==> try-willow <==
==> flow/design.v <==
module datapath (
    part,
    clock,
    value,
    positive,
    reset,
    counter,
    result
);
    input part;
    input clock;
    input [15:0] value;
    input positive;
    input reset;
    output [15:0] counter;
    output [15:0] result;
    wire [15:0] _65 = 16'b0000000000000000;
    wire [15:0] _64 = 16'b0000000000000000;
    wire _102;
    wire _100;
    wire _101;
    wire _103;
    wire [15:0] _104;
    wire _96;
    wire _92;
    wire _93;
    wire _90;
    wire _91;
    wire _94;
    wire _95;
    wire _97;
    wire [15:0] _98;
    wire _86;
    wire _84;
    wire _81;
    wire _82;
    wire _79;
    wire _80;
    wire _83;
    wire _85;
    wire _87;
    wire [15:0] _88;
    wire [41:0] _73 = 42'b000000000000000000000010100011110101110001;
    wire [25:0] _71 = 26'b00000000000000000000000000;
    wire [41:0] _72;
    wire [83:0] _74;
    wire [57:0] _75;
    wire [25:0] _70 = 26'b00000000000000000000000000;
    wire [83:0] _76;
    wire [15:0] _77;
    wire [15:0] _78;
    wire [15:0] _89;
    wire [15:0] _99;
    wire [15:0] _105;
    wire [15:0] _67 = 16'b0000000000000001;
    wire [15:0] _68;
    wire [15:0] _62 = 16'b0000000000000000;
    wire [15:0] _58 = 16'b0000000001100100;
    wire [41:0] _53 = 42'b000000000000000000000010100011110101110001;
    wire [25:0] _51 = 26'b00000000000000000000000000;
    wire [41:0] _52;
    wire [83:0] _54;
    wire [57:0] _55;
    wire [25:0] _50 = 26'b00000000000000000000000000;
    wire [83:0] _56;
    wire [15:0] _57;
    wire [31:0] _59;
    wire [15:0] _60;
    wire [15:0] _48 = 16'b0000000000110010;
    wire [15:0] _44 = 16'b0000000001100100;
    wire [41:0] _39 = 42'b000000000000000000000010100011110101110001;
    wire [25:0] _37 = 26'b00000000000000000000000000;
    wire [41:0] _38;
    wire [83:0] _40;
    wire [57:0] _41;
    wire [25:0] _36 = 26'b00000000000000000000000000;
    wire [83:0] _42;
    wire [15:0] _43;
    wire [31:0] _45;
    wire [15:0] _46;
    wire [15:0] _34;
    wire [15:0] _29 = 16'b0000000001100100;
    wire [41:0] _24 = 42'b000000000000000000000010100011110101110001;
    wire [25:0] _22 = 26'b00000000000000000000000000;
    wire [41:0] _23;
    wire [83:0] _25;
    wire [57:0] _26;
    wire [25:0] _21 = 26'b00000000000000000000000000;
    wire [83:0] _27;
    wire [15:0] _28;
    wire [31:0] _30;
    wire [15:0] _31;
    wire [15:0] _32;
    wire [15:0] _19 = 16'b0000000001100100;
    wire [15:0] _20;
    wire [15:0] _33;
    wire [15:0] _35;
    wire [15:0] _47;
    wire [15:0] _49;
    wire [15:0] _61;
    wire _63;
    wire [15:0] _69;
    wire _2;
    wire [15:0] _106;
    wire [15:0] _107;
    wire [15:0] _3;
    reg [15:0] _66;
    wire vdd = 1'b1;
    wire [15:0] _16 = 16'b0000000000000000;
    wire [15:0] _15 = 16'b0000000000000000;
    wire _6;
    wire [15:0] _137 = 16'b0000000000110010;
    wire [15:0] _133 = 16'b0000000001100100;
    wire [41:0] _128 = 42'b000000000000000000000010100011110101110001;
    wire [25:0] _126 = 26'b00000000000000000000000000;
    wire [41:0] _127;
    wire [83:0] _129;
    wire [57:0] _130;
    wire [25:0] _125 = 26'b00000000000000000000000000;
    wire [83:0] _131;
    wire [15:0] _132;
    wire [31:0] _134;
    wire [15:0] _135;
    wire [15:0] _123;
    wire [15:0] _118 = 16'b0000000001100100;
    wire [41:0] _113 = 42'b000000000000000000000010100011110101110001;
    wire [25:0] _111 = 26'b00000000000000000000000000;
    wire [41:0] _112;
    wire [83:0] _114;
    wire [57:0] _115;
    wire [25:0] _110 = 26'b00000000000000000000000000;
    wire [83:0] _116;
    wire [15:0] _117;
    wire [31:0] _119;
    wire [15:0] _120;
    wire [15:0] _8;
    wire [15:0] _121;
    wire [15:0] _108 = 16'b0000000001100100;
    wire [15:0] _109;
    wire [15:0] _122;
    wire _10;
    wire [15:0] _124;
    wire [15:0] _136;
    wire _12;
    wire [15:0] _138;
    wire [15:0] _13;
    reg [15:0] _18;
    assign _102 = _49 == _62;
    assign _100 = _18 == _62;
    assign _101 = ~ _100;
    assign _103 = _101 & _102;
    assign _104 = _103 ? _67 : _62;
    assign _96 = _49 < _18;
    assign _92 = _49 == _62;
    assign _93 = ~ _92;
    assign _90 = _18 == _62;
    assign _91 = ~ _90;
    assign _94 = _91 & _93;
    assign _95 = _94 & _10;
    assign _97 = _95 & _96;
    assign _98 = _97 ? _67 : _62;
    assign _86 = _18 < _49;
    assign _84 = ~ _10;
    assign _81 = _49 == _62;
    assign _82 = ~ _81;
    assign _79 = _18 == _62;
    assign _80 = ~ _79;
    assign _83 = _80 & _82;
    assign _85 = _83 & _84;
    assign _87 = _85 & _86;
    assign _88 = _87 ? _67 : _62;
    assign _72 = { _71, _8 };
    assign _74 = _72 * _73;
    assign _75 = _74[83:26];
    assign _76 = { _70, _75 };
    assign _77 = _76[15:0];
    assign _78 = _66 + _77;
    assign _89 = _78 + _88;
    assign _99 = _89 + _98;
    assign _105 = _99 + _104;
    assign _68 = _66 + _67;
    assign _52 = { _51, _49 };
    assign _54 = _52 * _53;
    assign _55 = _54[83:26];
    assign _56 = { _50, _55 };
    assign _57 = _56[15:0];
    assign _59 = _57 * _58;
    assign _60 = _59[15:0];
    assign _38 = { _37, _35 };
    assign _40 = _38 * _39;
    assign _41 = _40[83:26];
    assign _42 = { _36, _41 };
    assign _43 = _42[15:0];
    assign _45 = _43 * _44;
    assign _46 = _45[15:0];
    assign _34 = _18 + _32;
    assign _23 = { _22, _8 };
    assign _25 = _23 * _24;
    assign _26 = _25[83:26];
    assign _27 = { _21, _26 };
    assign _28 = _27[15:0];
    assign _30 = _28 * _29;
    assign _31 = _30[15:0];
    assign _32 = _8 - _31;
    assign _20 = _18 + _19;
    assign _33 = _20 - _32;
    assign _35 = _10 ? _34 : _33;
    assign _47 = _35 - _46;
    assign _49 = _12 ? _48 : _47;
    assign _61 = _49 - _60;
    assign _63 = _61 == _62;
    assign _69 = _63 ? _68 : _66;
    assign _2 = part;
    assign _106 = _2 ? _105 : _69;
    assign _107 = _12 ? _62 : _106;
    assign _3 = _107;
    always @(posedge _6) begin
        _66 <= _3;
    end
    assign _6 = clock;
    assign _127 = { _126, _124 };
    assign _129 = _127 * _128;
    assign _130 = _129[83:26];
    assign _131 = { _125, _130 };
    assign _132 = _131[15:0];
    assign _134 = _132 * _133;
    assign _135 = _134[15:0];
    assign _123 = _18 + _121;
    assign _112 = { _111, _8 };
    assign _114 = _112 * _113;
    assign _115 = _114[83:26];
    assign _116 = { _110, _115 };
    assign _117 = _116[15:0];
    assign _119 = _117 * _118;
    assign _120 = _119[15:0];
    assign _8 = value;
    assign _121 = _8 - _120;
    assign _109 = _18 + _108;
    assign _122 = _109 - _121;
    assign _10 = positive;
    assign _124 = _10 ? _123 : _122;
    assign _136 = _124 - _135;
    assign _12 = reset;
    assign _138 = _12 ? _137 : _136;
    assign _13 = _138;
    always @(posedge _6) begin
        _18 <= _13;
    end
    assign counter = _18;
    assign result = _66;
endmodule
==> flow/run.sh <==
#!/bin/bash
# the make line also repeats each setting of config.mk as NAME=value (left out here)
make -C /OpenROAD-flow-scripts/flow DESIGN_CONFIG=/design/flow/config.mk WORK_HOME=/design/flow/orfs CLKGATE_MAP_FILE= finish
==> flow/config.mk <==
export PLATFORM = sky130hd
export DESIGN_NAME = datapath
export DESIGN_NICKNAME = datapath
export VERILOG_FILES = /design/flow/design.v
export SDC_FILE = /design/flow/constraint.sdc
export NUM_CORES = 4
export LEC_CHECK = 0
export ABC_AREA = 1
export CAP_MARGIN = 20
export CORE_ASPECT_RATIO = 0.5
export CORE_MARGIN = 2
export CORE_UTILIZATION = 72
export CTS_CLUSTER_DIAMETER = 373
export CTS_CLUSTER_SIZE = 100
export PLACE_DENSITY = 0.42
export SETUP_SLACK_MARGIN = -2.0
export SLEW_MARGIN = 20
export TNS_END_PERCENT = 40
==> flow/constraint.sdc <==
create_clock -name core_clock -period 24.3 [get_ports {clock}]
set_input_delay 4.8600 -clock core_clock [delete_from_list [all_inputs] [get_ports {clock}]]
set_output_delay 4.8600 -clock core_clock [all_outputs]
set_load 0.01 [all_outputs]
==> inputs of try-delta, as changes to try-willow <==
ABC_AREA = unset   (was 1)
CORE_ASPECT_RATIO = unset   (was 0.5)
CORE_UTILIZATION = 10   (was 72)
CTS_CLUSTER_DIAMETER = unset   (was 373)
CTS_CLUSTER_SIZE = unset   (was 100)
PLACE_DENSITY = unset   (was 0.42)
SETUP_SLACK_MARGIN = unset   (was -2.0)
TNS_END_PERCENT = unset   (was 40)
==> flow/constraint.sdc (replaced) <==
create_clock -name core_clock -period 58.6 [get_ports {clock}]
set_input_delay 11.7200 -clock core_clock [delete_from_list [all_inputs] [get_ports {clock}]]
set_output_delay 11.7200 -clock core_clock [all_outputs]
set_load 0.01 [all_outputs]
==> inputs of try-harbor, as changes to try-willow <==
ABC_AREA = unset   (was 1)
CORE_ASPECT_RATIO = unset   (was 0.5)
CORE_UTILIZATION = 27   (was 72)
CTS_CLUSTER_DIAMETER = unset   (was 373)
CTS_CLUSTER_SIZE = unset   (was 100)
PLACE_DENSITY = unset   (was 0.42)
SETUP_SLACK_MARGIN = unset   (was -2.0)
TNS_END_PERCENT = unset   (was 40)
==> flow/constraint.sdc (replaced) <==
create_clock -name core_clock -period 40.9 [get_ports {clock}]
set_input_delay 8.1800 -clock core_clock [delete_from_list [all_inputs] [get_ports {clock}]]
set_output_delay 8.1800 -clock core_clock [all_outputs]
set_load 0.01 [all_outputs]
==> inputs of try-fjord, as changes to try-willow <==
ABC_AREA = unset   (was 1)
CORE_ASPECT_RATIO = unset   (was 0.5)
CORE_UTILIZATION = 40   (was 72)
CTS_CLUSTER_DIAMETER = unset   (was 373)
CTS_CLUSTER_SIZE = unset   (was 100)
PLACE_DENSITY = unset   (was 0.42)
SETUP_SLACK_MARGIN = unset   (was -2.0)
TNS_END_PERCENT = unset   (was 40)
==> flow/constraint.sdc (replaced) <==
create_clock -name core_clock -period 42.0 [get_ports {clock}]
set_input_delay 8.4000 -clock core_clock [delete_from_list [all_inputs] [get_ports {clock}]]
set_output_delay 8.4000 -clock core_clock [all_outputs]
set_load 0.01 [all_outputs]
==> comparison table <==
                                                                    try-delta                try-willow  try-harbor              try-fjord
Status                                               timing/DRC/antenna clean    stopped before the end  timing/DRC/antenna clean  timing/DRC/antenna clean
Last stage reached                                                          -  global routing (5_1_grt)           -                      -
Multi-input combinational cell count                                     1812                         -        1812                   1812
Tightest Pin Transition                                              0.886 ns                         -    0.960 ns               0.998 ns
Average size of a mapped cell                                       9.21 um^2                 8.26 um^2   9.21 um^2              9.21 um^2
CTS tree                                                                 done                         -        done                   done
Library cell appearing most often on the critical path  sky130_fd_sc_hd__fa_1                         -           -  sky130_fd_sc_hd__ha_1
Worst Path Arrival                                                   46.01 ns                         -    39.54 ns               40.64 ns
Detailed Route Iter0 Violations                                           756                         -         750                    747
Critical path depth                                                       129                         -         134                    133
Count of non-CTS buffers in the layout                                     62                         -         112                     98
Post-synth seq share                                                    2.81%                     2.68%       2.81%                  2.81%
Core Area                                                         227000 um^2                32900 um^2  83600 um^2             56300 um^2
Adder-cell area share of the yosys netlist                              62.7%                     59.7%       62.7%                  62.7%
Top fanout value on the critical path                                      11                         -           7                      9
Simple-Gate Fraction of Synth Area                                      8.78%                     13.2%       8.78%                  8.78%
Hpwl dp                                                              53900 um                  66500 um    50600 um               50700 um
Setup violators final                                                       0                         -           0                      0
